Design top, start of the top module:
module top #(
    parameter D_WIDTH = 16,
    parameter Q_BITS  = 13
)(
  input logic [D_WIDTH - 1 : 0] angle_in,
  input logic signed [D_WIDTH - 1 : 0] currA_in,
  input logic signed [D_WIDTH - 1 : 0] currB_in,
  input logic signed [D_WIDTH - 1 : 0] currC_in,
  input logic signed [D_WIDTH - 1 : 0] currT_in,
  input logic        [D_WIDTH - 1 : 0] periodTop,
  output logic pwmA_out,
  output logic pwmB_out,
  output logic pwmC_out,
  input logic signed [D_WIDTH - 1 : 0]  kpd, kpq,
  input logic signed [D_WIDTH - 1 : 0]  kid, kiq,
  input logic clear_pid,
  input  logic clk,
  input  logic rstb,
  input  logic valid,
  output logic ready
);
==> flow/config.mk <==
export PLATFORM = sky130hd
export DESIGN_NAME = top
export DESIGN_NICKNAME = top
export VERILOG_FILES = /design/flow/design.v
export SDC_FILE = /design/flow/constraint.sdc
export NUM_CORES = 4
export LEC_CHECK = 0
export CAP_MARGIN = 20
export CELL_PAD_IN_SITES_DETAIL_PLACEMENT = 1
export CELL_PAD_IN_SITES_GLOBAL_PLACEMENT = 1
export CORE_ASPECT_RATIO = 1.83
export CORE_MARGIN = 2
export CORE_UTILIZATION = 38
export CTS_CLUSTER_DIAMETER = 56
export GPL_ROUTABILITY_DRIVEN = 1
export GPL_TIMING_DRIVEN = 1
export MAX_ROUTING_LAYER = met4
export PLACE_DENSITY = 0.6
export SETUP_SLACK_MARGIN = 0.8
export SLEW_MARGIN = 0
export TNS_END_PERCENT = 85
==> flow/constraint.sdc <==
create_clock -name core_clock -period 9.15 [get_ports {clk}]
set_input_delay 1.8300 -clock core_clock [delete_from_list [all_inputs] [get_ports {clk}]]
set_output_delay 1.8300 -clock core_clock [all_outputs]
set_load 0.01 [all_outputs]
run.sh (not shown) runs the stock make flow with config.mk's settings and CLKGATE_MAP_FILE=.
Then changed:
CELL_PAD_IN_SITES_DETAIL_PLACEMENT = unset   (was 1)
CELL_PAD_IN_SITES_GLOBAL_PLACEMENT = unset   (was 1)
CORE_ASPECT_RATIO = unset   (was 1.83)
CORE_UTILIZATION = 70   (was 38)
CTS_CLUSTER_DIAMETER = unset   (was 56)
GPL_ROUTABILITY_DRIVEN = unset   (was 1)
GPL_TIMING_DRIVEN = unset   (was 1)
SETUP_SLACK_MARGIN = 1.14   (was 0.8)
SLEW_MARGIN = 20   (was 0)
TNS_END_PERCENT = unset   (was 85)
clock period = 8.64 ns   (was 9.15 ns; I/O delays follow)
Setup slack gains 0.086 ns.
Sequential share of layout area is higher by 0.41 points.
Clock skew is lower by 0.012 ns.
Area after synthesis stays the same.
Count of clock-buffer cells in the layout is lower by 11.
Final area is lower by 1.8%.
First-iteration DRC count is higher by 97%.
Synthesized cell count is unchanged.
Via count is higher by 1.4%.
Critical path depth is higher by 2.
Sequential power is higher by 5.9%.

* * *

== indigo ==
Starting RTL as in the previous note.
==> flow/design.v (excerpt) <==
module top #(
    parameter D_WIDTH = 16,
    parameter Q_BITS  = 13
)(
  input logic [D_WIDTH - 1 : 0] angle_in,
  input logic signed [D_WIDTH - 1 : 0] currA_in,
  input logic signed [D_WIDTH - 1 : 0] currB_in,
  input logic signed [D_WIDTH - 1 : 0] currC_in,
  input logic signed [D_WIDTH - 1 : 0] currT_in,
  input logic        [D_WIDTH - 1 : 0] periodTop,
  output logic pwmA_out,
  output logic pwmB_out,
  output logic pwmC_out,
  input logic signed [D_WIDTH - 1 : 0]  kpd, kpq,
  input logic signed [D_WIDTH - 1 : 0]  kid, kiq,
  input logic clear_pid,
  input  logic clk,
  input  logic rstb,
  input  logic valid,
  output logic ready
);
Settings: LEC_CHECK=0, ABC_AREA=0, CAP_MARGIN=10, CELL_PAD_IN_SITES_DETAIL_PLACEMENT=0, CORE_ASPECT_RATIO=1.04, CORE_MARGIN=2, CORE_UTILIZATION=72, MAX_ROUTING_LAYER=met5, MIN_ROUTING_LAYER=met1, PLACE_DENSITY_LB_ADDON=0.29, SETUP_SLACK_MARGIN=1.11, SLEW_MARGIN=20; clock period 6.81 ns.
indigo -> stages 100% | layout checks FAIL | negative setup slack
diff inputs: indigo => cedar
- a change of PLACE_DENSITY_LB_ADDON from 0.29 to 0.2
- a change of SETUP_SLACK_MARGIN from 1.11 to 1.38
- a change of CAP_MARGIN from 10 to 20
- a change of the clock period (ns, I/O delays scaled along) from 6.81 to 5.08
[summary]
cedar had finished all stages when the layout checks came back failing, citing negative setup slack.
cedar ended up with a higher met3 layer wire length in the routed design than indigo did.
cedar against indigo: post-layout period usage of the worst path rose by 54 points, number of buffers created by CTS fell by about 1%.
[compare] base=indigo new=cedar: finished layout cell area went up 0.0053 mm2, first-iteration DRC count went up 2141, non-clock buffer count went up 595, setup slack went down 2.64 ns, logic gate share of total power went down 0.4 points.
indigo -> cedar: clock-buffer cell count decreased by a few percent
Signed area change from the synthesized netlist to the final layout came out higher on cedar than on indigo.
Inputs modified between cedar and xenon:
- SETUP_SLACK_MARGIN removed (was 1.38)
- GPL_TIMING_DRIVEN newly set to 0
- MAX_ROUTING_LAYER removed (was met5)
- CORE_UTILIZATION changed from 72 to 34
- ABC_AREA changed from 0 to 1
- CORE_ASPECT_RATIO removed (was 1.04)
- PLACE_DENSITY_LB_ADDON changed from 0.2 to 0.09
- the clock period (ns, I/O delays scaled along) changed from 5.08 to 8.31
==> results <==
- Sequential share of layout area, cedar and xenon, higher one = xenon.
- Against cedar as the reference, xenon delivers a higher multi-input logic portion of the cell area.
- Compare cedar and xenon | chip area higher: xenon
- The estimated power of xenon ends up higher than the estimate for cedar.
- xenon: no failed stages, no open violations at the end
- For cedar, the destination of the critical timing path was cordic0.cos[15], unlike xenon, where it was svm0.tC[7].
- xenon vs. cedar: final critical-path share of the clock period lost 63 points; combined buffer and inverter count along the critical path picked up an extra 3; distinct cell type count after synthesis lost 13; count of clock-buffer cells in the layout picked up an extra 12%.
## Diff of input files: garnet against xenon
- a deleted ABC_AREA that had been 1
- a deleted CELL_PAD_IN_SITES_DETAIL_PLACEMENT that had been 0
- a deleted GPL_TIMING_DRIVEN that had been 0
- a change of CORE_UTILIZATION from 34 to 40
- a deleted MIN_ROUTING_LAYER that had been met1
- an added PLACE_DENSITY of 0.6
- an added SETUP_SLACK_MARGIN of -0.39
- a deleted PLACE_DENSITY_LB_ADDON that had been 0.09
- a change of the clock period (ns, I/O delays scaled along) from 8.31 to 8.74
[summary]
- Area fraction in mux cells up 2.7 points in garnet wrt xenon
- Data required time of the worst path in garnet is 0.46 ns higher than in xenon
- Worst setup slack, garnet and xenon, higher one = garnet.
- Looking at highest routed metal layer, the met4 result is from garnet; the met5 one comes from xenon.
- In the metrics for garnet and xenon, the one carrying the higher maximum resistive drop on vdd is xenon.
- Summary of garnet over xenon: xor and xnor area share after synthesis has increased; total design power has decreased.
Input changes introduced in pepper (baseline for comparison: garnet):
- swapping 40 for 72 in CORE_UTILIZATION
- swapping 0.6 for 0.35 in PLACE_DENSITY
- swapping -0.39 for 1.74 in SETUP_SLACK_MARGIN
- swapping 8.74 for 7.25 in the clock period (ns, I/O delays scaled along)
Notes after the runs:
In summary, pepper completed successfully, with a layout that passed the timing, design-rule and antenna checks. Sort garnet and pepper by clock period minus worst slack desc -> top: garnet. garnet vs pepper, highest metal layer with signal wires: met4 vs met5. From garnet to pepper the numbers moved as follows: hold slack dropped 0.0071 ns; post-route cell area climbed about 5%; number of cells after detailed placement dropped 1340.
#### Input delta (fjord over pepper)
- SETUP_SLACK_MARGIN no longer set, was 1.74
- CORE_UTILIZATION now 50, was 72
- PLACE_DENSITY now 0.6, was 0.35
- the clock period (ns, I/O delays scaled along) now 8.74, was 7.25
### Flow results
Compared to pepper, fjord has maximum net fanout on the critical path 9 higher.
From fjord to pepper, yosys-reported design area after synthesis did not move at all.
fjord vs pepper: setup slack after placement up
[compare] base=pepper new=fjord: total routing usage reported by global routing fell by 12 points; wire length of the first global-routing pass stayed essentially flat.
Power figures rest on the tool's default switching activity, not on a simulated workload.
